==> run P: inputs <==
// logarithm
module logarithm #(
	parameter n = 16,
	parameter m = 24,
	parameter k = 5 ,
	parameter p = 24
) (
	input        clk  ,  
	input        reset,  
	input        start,
	input  [0:n] x    ,
	output [1:p] y    ,
	output reg   done
);
	reg [2:0] current_state;
	reg [2:0] next_state   ;
	wire      z_gt2        ;
	wire      i_positive   ;
	reg [2:0] sel_z        ;
	reg       load_z       ;
	reg       sel_i        ;
	reg       load_i       ;
	reg       shift_y      ;
	reg  [  m+1:0] z           ;
	wire [  m+1:0] trunc_square;
	wire [  m+1:0] trunc_div   ;
	wire [  m+1:0] z_input     ;
	reg  [  k-1:0] i           ;
	wire [  k-1:0] i_input     ;
	wire [  k-1:0] i_minus_1   ;
	reg  [    1:p] yy          ;
	wire [    m:0] mult_in     ;
	wire [2*m+1:0] mult_out    ;
	assign z_input = (sel_z == 2'd00) ?  {1'b0, x, {(m-n){1'd0}}} :
	(sel_z == 2'd01) ? 	trunc_square :
	trunc_div;
	assign mult_in     = z[m:0];
	assign mult_out     = mult_in * mult_in;
	assign trunc_square = mult_out[2*m+1:m];
	assign trunc_div    = {1'd0, z[m+1:1]};
	always @(posedge clk or negedge reset) begin : proc_z
		if(~reset) begin
			z <= 0;
		end else begin
			if (load_z == 1'b1)
				z <= z_input;
		end
	end
	assign i_input = sel_i ? i_minus_1 : p;
	assign i_minus_1 = i - 1;
	wire [15:0] binary_p = p;
	always @(posedge clk or negedge reset) begin : proc_i
		if(~reset) begin
			i <= 0;
		end else begin
			if (load_i == 1'b1)
				i <= i_input;
		end
	end
	always @(posedge clk or negedge reset) begin : proc_yy
		if(~reset) begin
			yy <= 0;
		end else begin
			if (shift_y == 1'b1)
				yy <= {yy[2:p], z[m+1]};
		end
	end
	always @(posedge clk or negedge reset) begin : proc_current_state
		if(~reset) begin
			current_state <= 0;
		end else begin
			current_state <= next_state;
		end
	end
	assign i_positive = i ? 1 : 0;
	assign z_gt2 = z[m+1];
	assign y = yy;
	always @(*) begin
		next_state = current_state;
		case (current_state)
			3'd0 : begin
				if (~start)
					next_state = 3'd1;
			end
			3'd1 : begin
				if (start)
  ...
Settings: LEC_CHECK=0, ABC_AREA=1, CAP_MARGIN=20, CELL_PAD_IN_SITES_DETAIL_PLACEMENT=0, CORE_MARGIN=2, CORE_UTILIZATION=72, CTS_CLUSTER_DIAMETER=24, CTS_CLUSTER_SIZE=77, GPL_TIMING_DRIVEN=1, HOLD_SLACK_MARGIN=0.25, MIN_ROUTING_LAYER=met1, PLACE_DENSITY_LB_ADDON=0.07, SETUP_SLACK_MARGIN=1.89, SLEW_MARGIN=20; clock period 6.56 ns.
run.sh (not shown) runs the stock make flow with config.mk's settings and CLKGATE_MAP_FILE=.
==> inputs of run F, as changes to run P <==
==> flow/config.mk (replaced) <==
export PLATFORM = sky130hd
export DESIGN_NAME = logarithm
export DESIGN_NICKNAME = logarithm
export VERILOG_FILES = /design/flow/design.v
export SDC_FILE = /design/flow/constraint.sdc
export NUM_CORES = 4
export LEC_CHECK = 0
export CAP_MARGIN = 20
export CORE_MARGIN = 2
export CORE_UTILIZATION = 40
export SLEW_MARGIN = 20
==> flow/constraint.sdc (replaced) <==
create_clock -name core_clock -period 9.0 [get_ports {clk}]
set_input_delay 1.8000 -clock core_clock [delete_from_list [all_inputs] [get_ports {clk}]]
set_output_delay 1.8000 -clock core_clock [all_outputs]
set_load 0.01 [all_outputs]
==> inputs of run X, as changes to run P <==
==> flow/config.mk (replaced) <==
export PLATFORM = sky130hd
export DESIGN_NAME = logarithm
export DESIGN_NICKNAME = logarithm
export VERILOG_FILES = /design/flow/design.v
export SDC_FILE = /design/flow/constraint.sdc
export NUM_CORES = 4
export LEC_CHECK = 0
export ABC_AREA = 1
export CAP_MARGIN = 20
export CORE_MARGIN = 2
export CORE_UTILIZATION = 66
export CTS_CLUSTER_DIAMETER = 333
export CTS_CLUSTER_SIZE = 72
export SLEW_MARGIN = 20
==> flow/constraint.sdc (replaced) <==
create_clock -name core_clock -period 8.37 [get_ports {clk}]
set_input_delay 1.6740 -clock core_clock [delete_from_list [all_inputs] [get_ports {clk}]]
set_output_delay 1.6740 -clock core_clock [all_outputs]
set_load 0.01 [all_outputs]
==> inputs of run K, as changes to run P <==
==> flow/config.mk (replaced) <==
export PLATFORM = sky130hd
export DESIGN_NAME = logarithm
export DESIGN_NICKNAME = logarithm
export VERILOG_FILES = /design/flow/design.v
export SDC_FILE = /design/flow/constraint.sdc
export NUM_CORES = 4
export LEC_CHECK = 0
export CAP_MARGIN = 20
export CORE_MARGIN = 2
export CORE_UTILIZATION = 71
export CTS_CLUSTER_DIAMETER = 44
export CTS_CLUSTER_SIZE = 31
export PLACE_DENSITY = 0.65
export SLEW_MARGIN = 20
==> flow/constraint.sdc (replaced) <==
create_clock -name core_clock -period 8.37 [get_ports {clk}]
set_input_delay 1.6740 -clock core_clock [delete_from_list [all_inputs] [get_ports {clk}]]
set_output_delay 1.6740 -clock core_clock [all_outputs]
set_load 0.01 [all_outputs]
==> Flow_metrics.wiki <==
== Flow metrics ==
{| class="wikitable"
! Metric !! Value
|-
| Instance count of the mapped netlist || approximately 2800
|-
| Status || failed layout checks
|-
| Final setup violating endpoints || 26
|-
| Number of logic gates || roughly 1700
|-
| Post-route worst setup slack || -0.8001 ns
|-
| SO Faults || negative setup slack
|}
Source of the figures above: run P

==> Flow_metrics.wiki <==
== Flow metrics ==
{| class="wikitable"
! Metric !! Value
|-
| Post-route worst setup slack || roughly 1.2 ns
|-
| Status || finished clean
|-
| Instance count of the mapped netlist || roughly 2800
|-
| Final setup violating endpoints || 0
|}
Source of the figures above: run X

==> Flow_metrics.wiki <==
== Flow metrics ==
{| class="wikitable"
! Metric !! Value
|-
| Final setup violating endpoints || 0
|-
| Number of logic gates || between 1000 and 1500
|-
| Post-route worst setup slack || about 0.94 ns
|-
| Cell area reported after detailed placement || around 0.021 mm^2
|-
| Status || finished clean
|}
Source of the figures above: run F

==> Flow_metrics.wiki <==
== Flow metrics ==
{| class="wikitable"
! Metric !! Value
|-
| Status || finished clean
|-
| Cell family with the largest share of critical-path delay || adder cells
|-
| Number of logic gates || 1363
|-
| Final setup violating endpoints || 0
|-
| Post-route worst setup slack || 0.4407 ns
|-
| Instance count of the mapped netlist || 2182
|}
Source of the figures above: run K

